== job 5995 ==
==> flow/design.v (excerpt) <==
module uart_rx
  #(parameter CLKS_PER_BIT = 104)
  (
   input        i_Clock,
   input        i_Rst,
   input        i_Rx_Serial,
   output reg [15:0] o_Rx_Byte,
  output reg square_wave,
  output reg pin1,
  output  reg pin2
  );
clock: 13.3 ns
lec_check: 0
abc_area: 1
cap_margin: 0
core_margin: 2
core_utilization: 72
cts_cluster_size: 15
gpl_routability_driven: 0
place_density_lb_addon: 0.01
setup_slack_margin: -0.35
slew_margin: 20
run.sh (not shown) runs the stock make flow with config.mk's settings and CLKGATE_MAP_FILE=.
Job 5995 got as far as detailed placement, where a tool error ended the run.
### job 5995 -> job 5718
# job 5995
export LEC_CHECK = 0
export ABC_AREA = 1
export CAP_MARGIN = 0
export CORE_MARGIN = 2
export CORE_UTILIZATION = 72
export CTS_CLUSTER_SIZE = 15
export GPL_ROUTABILITY_DRIVEN = 0
export PLACE_DENSITY_LB_ADDON = 0.01
export SETUP_SLACK_MARGIN = -0.35
export SLEW_MARGIN = 20
create_clock -name core_clock -period 13.3 [get_ports {i_Clock}]
# job 5718
export LEC_CHECK = 0
export CAP_MARGIN = 20
export CORE_MARGIN = 2
export CORE_UTILIZATION = 40
export SLEW_MARGIN = 20
create_clock -name core_clock -period 93.8 [get_ports {i_Clock}]
[summary]
- Of job 5718 and job 5995, the lower post-synthesis average cell area belongs to job 5995.
- Reported for job 5718 and job 5995, I/O pin total turned out identical to the last digit.
- Job 5718 | status: complete | timing, DRC, antenna: pass
- Total nets after synthesis: lower on job 5718
- Relative to job 5995, the post-synthesis chip area from yosys measured on job 5718 has increased by a few percent.
- Proportion of synthesized area in mux cells is lower on job 5995
- Between job 5995 and job 5718, the flow reports synthesized instance count decreasing by more than 10%.
Input changes introduced in job 5333 (baseline for comparison: job 5718):
# job 5718
export LEC_CHECK = 0
export CAP_MARGIN = 20
export CORE_MARGIN = 2
export CORE_UTILIZATION = 40
export SLEW_MARGIN = 20
create_clock -name core_clock -period 93.8 [get_ports {i_Clock}]
# job 5333
export LEC_CHECK = 0
export CAP_MARGIN = 20
export CORE_ASPECT_RATIO = 1.44
export CORE_MARGIN = 2
export CORE_UTILIZATION = 40
export CTS_CLUSTER_SIZE = 49
export SLEW_MARGIN = 20
create_clock -name core_clock -period 100.0 [get_ports {i_Clock}]
### Flow results
- | maximum fanout encountered on the critical timing path | lower: job 5333 |
- For the arrival time at the worst endpoint, job 5333 came in 4.54 ns higher than job 5718 did.
- Run comparison: job 5333 launching element of the worst setup path o_Rx_Byte[10]$_SDFF_PP0_; job 5718 launching element of the worst setup path o_Rx_Byte[0]$_SDFF_PP0_
- A top layer reached by signal wires of met4 is what job 5333 shows, while met5 belongs to job 5718.
- Compared with job 5718, in job 5333 wire length on met3 fell about 44%; utilization after layout fell 0.75 points.
Modified inputs, job 8034 compared to job 5333
# job 5333
export LEC_CHECK = 0
export CAP_MARGIN = 20
export CORE_ASPECT_RATIO = 1.44
export CORE_MARGIN = 2
export CORE_UTILIZATION = 40
export CTS_CLUSTER_SIZE = 49
export SLEW_MARGIN = 20
create_clock -name core_clock -period 100.0 [get_ports {i_Clock}]
# job 8034
export LEC_CHECK = 0
export CAP_MARGIN = 20
export CORE_ASPECT_RATIO = 1.19
export CORE_MARGIN = 2
export CORE_UTILIZATION = 21
export SLEW_MARGIN = 20
create_clock -name core_clock -period 100.0 [get_ports {i_Clock}]
Notes after the runs:
Count of inserted tapcells of job 8034 exceeds that of job 5333 by more than half. Job 5333 and job 8034 ended up with nearly the same sequential standard cell area. Relative to job 5333, die area increased by about 90% in job 8034.
Setup changes, job 8034 to job 6566
# job 8034
export LEC_CHECK = 0
export CAP_MARGIN = 20
export CORE_ASPECT_RATIO = 1.19
export CORE_MARGIN = 2
export CORE_UTILIZATION = 21
export SLEW_MARGIN = 20
create_clock -name core_clock -period 100.0 [get_ports {i_Clock}]
# job 6566
export LEC_CHECK = 0
export ABC_AREA = 1
export CAP_MARGIN = 20
export CORE_MARGIN = 2
export CORE_UTILIZATION = 72
export CTS_CLUSTER_SIZE = 99
export SLEW_MARGIN = 20
create_clock -name core_clock -period 100.0 [get_ports {i_Clock}]
Notes after the runs:
Compared with job 8034, in job 6566 wire length on met3 picked up an extra 2000 um, share of final layout cell area taken by non-clock buffers lost 0.49 points, combinational gate area lost 0.0029 sq mm, global-route usage picked up an extra 26 points.
